==> run a <==
## ArquitecturaHybridARMIPS
module ArquitecturaHybridARMIPS(input logic clk, reset,
										  output logic [31:0] imem_addr,
										  input logic [31:0] imem_rdata,
										  output logic [31:0] mem_addr,
										  output logic dmem_we,
										  output logic [31:0] dmem_wdata,
										  input logic [31:0] dmem_rdata,
										  output logic pmem_we,
										  output logic [1:0] pmem_wdata,
										  input logic [1:0] pmem_rdata,
										  output logic rf_we,
										  output logic [3:0] rf_waddr,
										  output logic [31:0] rf_wdata);
clock: 14.9 ns
lec_check: 0
abc_area: 0
cap_margin: 25
cell_pad_in_sites_detail_placement: 0
core_aspect_ratio: 1.97
core_margin: 10
core_utilization: 41
cts_cluster_diameter: 243
cts_cluster_size: 99
gpl_routability_driven: 0
gpl_timing_driven: 1
max_routing_layer: met5
min_routing_layer: met2
place_density_lb_addon: 0.15
slew_margin: 35
tns_end_percent: 20
run.sh (not shown) runs the stock make flow with config.mk's settings and CLKGATE_MAP_FILE=.
==> run b (differences from run a) <==
==> flow/config.mk (replaced) <==
export PLATFORM = sky130hd
export DESIGN_NAME = ArquitecturaHybridARMIPS
export DESIGN_NICKNAME = ArquitecturaHybridARMIPS
export VERILOG_FILES = /design/flow/design.v
export SDC_FILE = /design/flow/constraint.sdc
export NUM_CORES = 4
export LEC_CHECK = 0
export ABC_AREA = 1
export CAP_MARGIN = 20
export CORE_MARGIN = 2
export CORE_UTILIZATION = 68
export PLACE_DENSITY_LB_ADDON = 0.2
export SLEW_MARGIN = 20
==> flow/constraint.sdc (replaced) <==
create_clock -name core_clock -period 6.33 [get_ports {clk}]
set_input_delay 1.2660 -clock core_clock [delete_from_list [all_inputs] [get_ports {clk}]]
set_output_delay 1.2660 -clock core_clock [all_outputs]
set_load 0.01 [all_outputs]
==> run c (differences from run a) <==
==> flow/config.mk (replaced) <==
export PLATFORM = sky130hd
export DESIGN_NAME = ArquitecturaHybridARMIPS
export DESIGN_NICKNAME = ArquitecturaHybridARMIPS
export VERILOG_FILES = /design/flow/design.v
export SDC_FILE = /design/flow/constraint.sdc
export NUM_CORES = 4
export LEC_CHECK = 0
export CAP_MARGIN = 20
export CORE_MARGIN = 5
export CORE_UTILIZATION = 57
export SLEW_MARGIN = 20
==> flow/constraint.sdc (replaced) <==
create_clock -name core_clock -period 8.22 [get_ports {clk}]
set_input_delay 1.6440 -clock core_clock [delete_from_list [all_inputs] [get_ports {clk}]]
set_output_delay 1.6440 -clock core_clock [all_outputs]
set_load 0.01 [all_outputs]
==> run d (differences from run a) <==
==> flow/config.mk (replaced) <==
export PLATFORM = sky130hd
export DESIGN_NAME = ArquitecturaHybridARMIPS
export DESIGN_NICKNAME = ArquitecturaHybridARMIPS
export VERILOG_FILES = /design/flow/design.v
export SDC_FILE = /design/flow/constraint.sdc
export NUM_CORES = 4
export LEC_CHECK = 0
export CAP_MARGIN = 0
export CORE_MARGIN = 2
export CORE_UTILIZATION = 72
export PLACE_DENSITY = 0.42
export SLEW_MARGIN = 20
export TNS_END_PERCENT = 50
==> flow/constraint.sdc (replaced) <==
create_clock -name core_clock -period 6.49 [get_ports {clk}]
set_input_delay 1.2980 -clock core_clock [delete_from_list [all_inputs] [get_ports {clk}]]
set_output_delay 1.2980 -clock core_clock [all_outputs]
set_load 0.01 [all_outputs]
==> comparison table <==
Run status: run b failed layout checks; run a stopped before the end; run d stopped before the end; run c failed layout checks
Last stage reached: run b -; run a global routing; run d global routing; run c -
Layout check failures: run b setup timing; run a -; run d -; run c setup timing
Non-clock inverter total of the final layout: run b 630; run a -; run d -; run c 120
Mapped Cells: run b 6274; run a 5322; run d 5322; run c 5322
Area fraction in and, or, nand and nor cells: run b 22.9%; run a 20.0%; run d 20.0%; run c 20.0%
Share of final layout cell area taken by non-clock buffers: run b 8.59%; run a -; run d -; run c 8.73%
Portion of total power attributed to the clock network: run b 30.6%; run a -; run d -; run c 30.8%
Sequential share of the synthesized area: run b 45.4%; run a 44.0%; run d 44.0%; run c 44.0%
Average wire length per cell after detail routing: run b 26.7 um; run a -; run d -; run c 33.1 um
Final clock-cell share: run b 5.19%; run a -; run d -; run c 5.12%
Crit end category: run b flop; run a -; run d -; run c flop
Crit Reg-Reg Endpoint: run b EXE.UniCondicion.REG.out[0]; run a -; run d -; run c EXE.UniCondicion.REG.out[0]
Worst ir drop on vdd: run b 0.457 mV; run a -; run d -; run c 0.293 mV
Worst setup slack before clock tree synthesis: run b -6240 ps; run a 370 ps; run d -6300 ps; run c -4670 ps
Power and IR drop assume default switching activity.
